==> flow/design.v (excerpt) <==
module system
  #(parameter WIDTH = 24)
   (input aclk,
    input aresetn,
    input [WIDTH-1:0] s_axis_tdata,
    input s_axis_tvalid,
    output s_axis_tready,
    input s_axis_tlast,
    input [3:0] s_axis_tuser,
    output [2*WIDTH-1:0] m_axis_tdata,
    output m_axis_tvalid,
    input m_axis_tready,
    output m_axis_tlast,
    output [3:0] m_axis_tuser);
clock: 3.65 ns
lec_check: 0
cap_margin: 20
cell_pad_in_sites_detail_placement: 0
cell_pad_in_sites_global_placement: 2
core_margin: 10
core_utilization: 40
cts_cluster_size: 33
gpl_timing_driven: 0
hold_slack_margin: 0.25
max_routing_layer: met5
place_density_lb_addon: 0.21
slew_margin: 20
tns_end_percent: 50
run.sh (not shown) runs the stock make flow with config.mk's settings and CLKGATE_MAP_FILE=.
The first run passed the timing, DRC and antenna checks.
Rerun with:
==> flow/config.mk (replaced) <==
export PLATFORM = sky130hd
export DESIGN_NAME = system
export DESIGN_NICKNAME = system
export VERILOG_FILES = /design/flow/design.v
export SDC_FILE = /design/flow/constraint.sdc
export NUM_CORES = 4
export LEC_CHECK = 0
export ABC_AREA = 1
export CAP_MARGIN = 20
export CORE_MARGIN = 2
export CORE_UTILIZATION = 66
export HOLD_SLACK_MARGIN = 0.29
export SLEW_MARGIN = 20
==> flow/constraint.sdc (replaced) <==
create_clock -name core_clock -period 1.81 [get_ports {aclk}]
set_input_delay 0.3620 -clock core_clock [delete_from_list [all_inputs] [get_ports {aclk}]]
set_output_delay 0.3620 -clock core_clock [all_outputs]
set_load 0.01 [all_outputs]
Synthesized area is higher by 1.5%.
Via count went up by 26%.
Routed wire length falls by 9.0%.
Critical path depth goes up by 5.
Non-clock buffer count went down by 20.
Sequential power goes up by 110%.

---

The RTL this note starts from:
==> flow/design.v <==
`timescale 1ns / 1ps
module scrambler
 #(parameter WIDTH = 32,
   parameter SEED = 7'b1111111)
  (input aclk,
   input aresetn,
   input [WIDTH-1:0] s_axis_tdata,
   input [3:0] s_axis_tuser,
   input s_axis_tvalid,
   output s_axis_tready,
   input s_axis_tlast,
   output reg [WIDTH-1:0] m_axis_tdata,
   output reg [3:0] m_axis_tuser,
   output reg m_axis_tvalid,
   input m_axis_tready,
   output reg m_axis_tlast);
  localparam TAIL_MASK = {{7{1'b0}}, {(WIDTH-7){1'b1}}};
  wire axis_tready_int = m_axis_tready;
  assign s_axis_tready = axis_tready_int;
  wire m_handshake = m_axis_tvalid && axis_tready_int;
  wire s_handshake = s_axis_tvalid && axis_tready_int;
  reg [6:0] lfsr;
  wire [WIDTH-1:0] fb;
  genvar i;
  generate
    for (i = 0; i < WIDTH; i = i + 1) begin : gen_feedback
      if (i < 4)
        assign fb[i] = lfsr[i+3] ^ lfsr[i];
      else if (i < 7)
        assign fb[i] = lfsr[i] ^ fb[i-4];
      else
        assign fb[i] = fb[i-7] ^ fb[i-4];
    end
  endgenerate
  always @(posedge aclk)
    if (~aresetn) begin
      m_axis_tdata <= {WIDTH{1'b0}};
      m_axis_tuser <= 4'h0;
      m_axis_tlast <= 1'b0;
      m_axis_tvalid <= 1'b0;
    end
    else if (s_handshake) begin
      if (s_axis_tlast)
        m_axis_tdata <= (s_axis_tdata ^ fb) & TAIL_MASK;
      else
        m_axis_tdata <= s_axis_tdata ^ fb;
      m_axis_tuser <= s_axis_tuser;
      m_axis_tlast <= s_axis_tlast;
      m_axis_tvalid <= 1'b1;
    end
    else if (m_handshake)
      m_axis_tvalid <= 1'b0;
  always @(posedge aclk)
    if (~aresetn)
      lfsr <= SEED;
    else if (s_handshake)
      lfsr <= fb[WIDTH-1:WIDTH-7];
endmodule
`timescale 1ns / 1ps
module encoder
 #(parameter WIDTH = 24)
  (input aclk,
   input aresetn,
   input [WIDTH-1:0] s_axis_tdata,
   input [3:0] s_axis_tuser,
   input s_axis_tvalid,
   output s_axis_tready,
   input s_axis_tlast,
   output reg [2*WIDTH-1:0] m_axis_tdata,
   output reg [3:0] m_axis_tuser,
   output reg m_axis_tvalid,
   input m_axis_tready,
   output reg m_axis_tlast);
  localparam HISTSIZE = 6;
  wire axis_tready_int = m_axis_tready;
  assign s_axis_tready = axis_tready_int;
  wire m_handshake = m_axis_tvalid && axis_tready_int;
  wire s_handshake = s_axis_tvalid && axis_tready_int;
  reg [2*WIDTH-1:0] m_axis_tdata_int;
  wire [WIDTH-1:0] g0;
  wire [WIDTH-1:0] g1;
  wire [2*WIDTH-1:0] hr;
  wire [2*WIDTH-1:0] tfr;
  wire [2*WIDTH-1:0] ttr;
  reg [HISTSIZE-1:0] history;
  wire [WIDTH+HISTSIZE-1:0] operand = {s_axis_tdata, history};
  genvar i;
  generate
    for (i = 0; i < WIDTH; i = i + 1) begin : gen_poly
      assign g0[i] = operand[i+6] ^ operand[i+4] ^ operand[i+3] ^ operand[i+1] ^ operand[i];
      assign g1[i] = g0[i] ^ operand[i+5] ^ operand[i+1];
    end
    for (i = 0; i < 2*WIDTH-1; i = i + 2) begin : gen_half_rate
      assign hr[i]   = g0[i/2];
      assign hr[i+1] = g1[i/2];
    end
    for (i = 0; i < 3*WIDTH/2-2; i = i + 3) begin : gen_two_thirds
      assign ttr[i]   = g0[2*(i/3)];
      assign ttr[i+1] = g1[2*(i/3)];
      assign ttr[i+2] = g0[2*(i/3)+1];
    end
    for (i = 0; i < 4*WIDTH/3-3; i = i + 4) begin : gen_three_fourths
      assign tfr[i]   = g0[i-i/4];
      assign tfr[i+1] = g1[i-i/4];
      assign tfr[i+2] = g0[i-i/4+1];
      assign tfr[i+3] = g1[i-i/4+2];
    end
  endgenerate
  assign ttr[2*WIDTH-1:3*WIDTH/2] = 0;
  assign tfr[2*WIDTH-1:4*WIDTH/3] = 0;
  always @*
    case (s_axis_tuser)
      4'b1111, 4'b0111, 4'b1011, 4'b0011:
        m_axis_tdata_int = tfr;
      4'b0001:
        m_axis_tdata_int = ttr;
      default:
        m_axis_tdata_int = hr;
    endcase
  always @(posedge aclk)
    if (~aresetn) begin
      m_axis_tdata <= {2*WIDTH{1'b0}};
      m_axis_tuser <= 4'h0;
      m_axis_tlast <= 1'b0;
      m_axis_tvalid <= 1'b0;
    end
    else if (s_handshake) begin
      m_axis_tdata <= m_axis_tdata_int;
      m_axis_tuser <= s_axis_tuser;
      m_axis_tlast <= s_axis_tlast;
      m_axis_tvalid <= 1'b1;
    end
    else if (m_handshake)
      m_axis_tvalid <= 1'b0;
  always @(posedge aclk)
    if (~aresetn)
      history <= {HISTSIZE{1'b0}};
    else if (s_handshake)
      history <= s_axis_tdata[WIDTH-1:WIDTH-HISTSIZE];
endmodule
`timescale 1ns / 1ps
module system
  #(parameter WIDTH = 24)
   (input aclk,
    input aresetn,
    input [WIDTH-1:0] s_axis_tdata,
    input s_axis_tvalid,
    output s_axis_tready,
    input s_axis_tlast,
    input [3:0] s_axis_tuser,
    output [2*WIDTH-1:0] m_axis_tdata,
    output m_axis_tvalid,
    input m_axis_tready,
    output m_axis_tlast,
    output [3:0] m_axis_tuser);
    localparam SEED = 7'b1011101;
    wire [WIDTH-1:0] s2e_tdata;
    wire s2e_tvalid;
    wire s2e_tready;
    wire s2e_tlast;
    wire [3:0] s2e_tuser;
    scrambler #(.WIDTH(WIDTH), .SEED(SEED)) scrambler_i(
        .aclk(aclk),
        .aresetn(aresetn),
        .s_axis_tdata(s_axis_tdata),
        .s_axis_tvalid(s_axis_tvalid),
        .s_axis_tready(s_axis_tready),
        .s_axis_tuser(s_axis_tuser),
        .s_axis_tlast(s_axis_tlast),
        .m_axis_tdata(s2e_tdata),
        .m_axis_tvalid(s2e_tvalid),
        .m_axis_tready(s2e_tready),
        .m_axis_tuser(s2e_tuser),
        .m_axis_tlast(s2e_tlast)
    );
    encoder #(.WIDTH(WIDTH)) encoder_i(
        .aclk(aclk),
        .aresetn(aresetn),
        .s_axis_tdata(s2e_tdata),
        .s_axis_tvalid(s2e_tvalid),
        .s_axis_tready(s2e_tready),
        .s_axis_tuser(s2e_tuser),
        .s_axis_tlast(s2e_tlast),
        .m_axis_tdata(m_axis_tdata),
        .m_axis_tvalid(m_axis_tvalid),
        .m_axis_tready(m_axis_tready),
        .m_axis_tuser(m_axis_tuser),
        .m_axis_tlast(m_axis_tlast)
    );
endmodule
Settings: LEC_CHECK=0, CAP_MARGIN=20, CORE_ASPECT_RATIO=0.5, CORE_MARGIN=5, CORE_UTILIZATION=56, CTS_CLUSTER_DIAMETER=287, CTS_CLUSTER_SIZE=87, PLACE_DENSITY=0.35, SLEW_MARGIN=20, TNS_END_PERCENT=15; clock period 4.0 ns.
Rerun with:
Settings changed: CORE_ASPECT_RATIO 0.5 to unset, CORE_MARGIN 5 to 2, CORE_UTILIZATION 56 to 69, CTS_CLUSTER_DIAMETER 287 to unset, CTS_CLUSTER_SIZE 87 to unset, PLACE_DENSITY 0.35 to unset, TNS_END_PERCENT 15 to unset.
Clock period 4.0 ns to 2.78 ns, I/O delays scaled along.
After rerunning: Via count goes up by 2.9%; area after synthesis stays the same; sequential cell count is unchanged; register-to-register slack loses 1.2 ns; worst hold slack gains 0.0053 ns; routed wire length shrinks by 4.3%.
Power figures rest on the tool's default switching activity, not on a simulated workload.
